==> juniper <==
==> flow/design.v (excerpt) <==
module MACRegister(
    input clk,
    input rst,
    input [1:0] opcode,
    input [15:0] a,
    input [15:0] b,
    output [31:0] dataOut
    );
    reg [31:0] register;
    assign dataOut = register;
    wire [31:0] product;
    wire [31:0] sum;
    ArrayMultiplier multiplier(a, b, product);
    Adder32 adder(register, product, sum);
    always @ (posedge clk) begin
        if (rst)
            register <= 32'd0;
        else case (opcode)
            2'd1:  
                register <= {a, b};
            2'd2:  
                register <= sum;
        endcase
    end
endmodule
==> flow/config.mk <==
export PLATFORM = sky130hd
export DESIGN_NAME = MACRegister
export DESIGN_NICKNAME = MACRegister
export VERILOG_FILES = /design/flow/design.v
export SDC_FILE = /design/flow/constraint.sdc
export NUM_CORES = 4
export LEC_CHECK = 0
export ABC_AREA = 0
export CAP_MARGIN = 35
export CELL_PAD_IN_SITES_GLOBAL_PLACEMENT = 0
export CORE_ASPECT_RATIO = 0.83
export CORE_MARGIN = 2
export CORE_UTILIZATION = 72
export CTS_CLUSTER_DIAMETER = 225
export CTS_CLUSTER_SIZE = 35
export PLACE_DENSITY = 0.41
export SETUP_SLACK_MARGIN = 2.56
export SLEW_MARGIN = 35
export TNS_END_PERCENT = 75
==> flow/constraint.sdc <==
create_clock -name core_clock -period 9.84 [get_ports {clk}]
set_input_delay 1.9680 -clock core_clock [delete_from_list [all_inputs] [get_ports {clk}]]
set_output_delay 1.9680 -clock core_clock [all_outputs]
set_load 0.01 [all_outputs]
run.sh (not shown) runs the stock make flow with config.mk's settings and CLKGATE_MAP_FILE=.
==> nickel: changes against juniper <==
==> flow/config.mk (replaced) <==
export PLATFORM = sky130hd
export DESIGN_NAME = MACRegister
export DESIGN_NICKNAME = MACRegister
export VERILOG_FILES = /design/flow/design.v
export SDC_FILE = /design/flow/constraint.sdc
export NUM_CORES = 4
export LEC_CHECK = 0
export CAP_MARGIN = 20
export CORE_MARGIN = 2
export CORE_UTILIZATION = 9
export SETUP_SLACK_MARGIN = 1.0
export SLEW_MARGIN = 20
==> flow/constraint.sdc (replaced) <==
create_clock -name core_clock -period 19.2 [get_ports {clk}]
set_input_delay 3.8400 -clock core_clock [delete_from_list [all_inputs] [get_ports {clk}]]
set_output_delay 3.8400 -clock core_clock [all_outputs]
set_load 0.01 [all_outputs]
==> maple: changes against juniper <==
==> flow/config.mk (replaced) <==
export PLATFORM = sky130hd
export DESIGN_NAME = MACRegister
export DESIGN_NICKNAME = MACRegister
export VERILOG_FILES = /design/flow/design.v
export SDC_FILE = /design/flow/constraint.sdc
export NUM_CORES = 4
export LEC_CHECK = 0
export ABC_AREA = 1
export CAP_MARGIN = 40
export CORE_MARGIN = 2
export CORE_UTILIZATION = 72
export CTS_CLUSTER_DIAMETER = 159
export CTS_CLUSTER_SIZE = 82
export SETUP_SLACK_MARGIN = -0.49
export SLEW_MARGIN = 20
==> flow/constraint.sdc (replaced) <==
create_clock -name core_clock -period 14.1 [get_ports {clk}]
set_input_delay 2.8200 -clock core_clock [delete_from_list [all_inputs] [get_ports {clk}]]
set_output_delay 2.8200 -clock core_clock [all_outputs]
set_load 0.01 [all_outputs]
==> garnet: changes against juniper <==
==> flow/config.mk (replaced) <==
export PLATFORM = sky130hd
export DESIGN_NAME = MACRegister
export DESIGN_NICKNAME = MACRegister
export VERILOG_FILES = /design/flow/design.v
export SDC_FILE = /design/flow/constraint.sdc
export NUM_CORES = 4
export LEC_CHECK = 0
export CAP_MARGIN = 20
export CORE_MARGIN = 2
export CORE_UTILIZATION = 40
export SETUP_SLACK_MARGIN = 5.0
export SLEW_MARGIN = 20
==> flow/constraint.sdc (replaced) <==
create_clock -name core_clock -period 17.7 [get_ports {clk}]
set_input_delay 3.5400 -clock core_clock [delete_from_list [all_inputs] [get_ports {clk}]]
set_output_delay 3.5400 -clock core_clock [all_outputs]
set_load 0.01 [all_outputs]
==> comparison table <==
	juniper	nickel	maple	garnet
Number of tap cells added at floorplan	156	1368	176	285
Placed standard-cell area	0.0104 mm^2	0.0113 mm^2	0.0103 mm^2	0.0102 mm^2
Antenna violations before repair	0	15	1	0
PostCTS Resize Cnt	92	22	109	71
1st-pass router iterations	5	4	5	4
Routed vias	6428	6028	6721	5990
Highest routing layer actually used	met4	met5	met5	met4
XOR Share, Synth	0.000954	0.000954	0	0.000954
Global-route wire length before repair	34.9 mm	35.8 mm	32.5 mm	30.8 mm
Via count of the first global-routing pass	7639	6542	7319	6733
# Cells Yosys	934	934	1165	934
Multi-input combinational cell area	0.00787 mm^2	0.00761 mm^2	0.00718 mm^2	0.00787 mm^2
Run status	failed layout checks	no timing/DRC/antenna violations	failed layout checks	no timing/DRC/antenna violations
Reasons for failing layout checks	setup timing	-	setup timing	-
Yosys chip area	0.00919 mm^2	0.00919 mm^2	0.00959 mm^2	0.00919 mm^2
Number of standard cells in the layout, taps in and fillers out	1154	2319	1348	1249
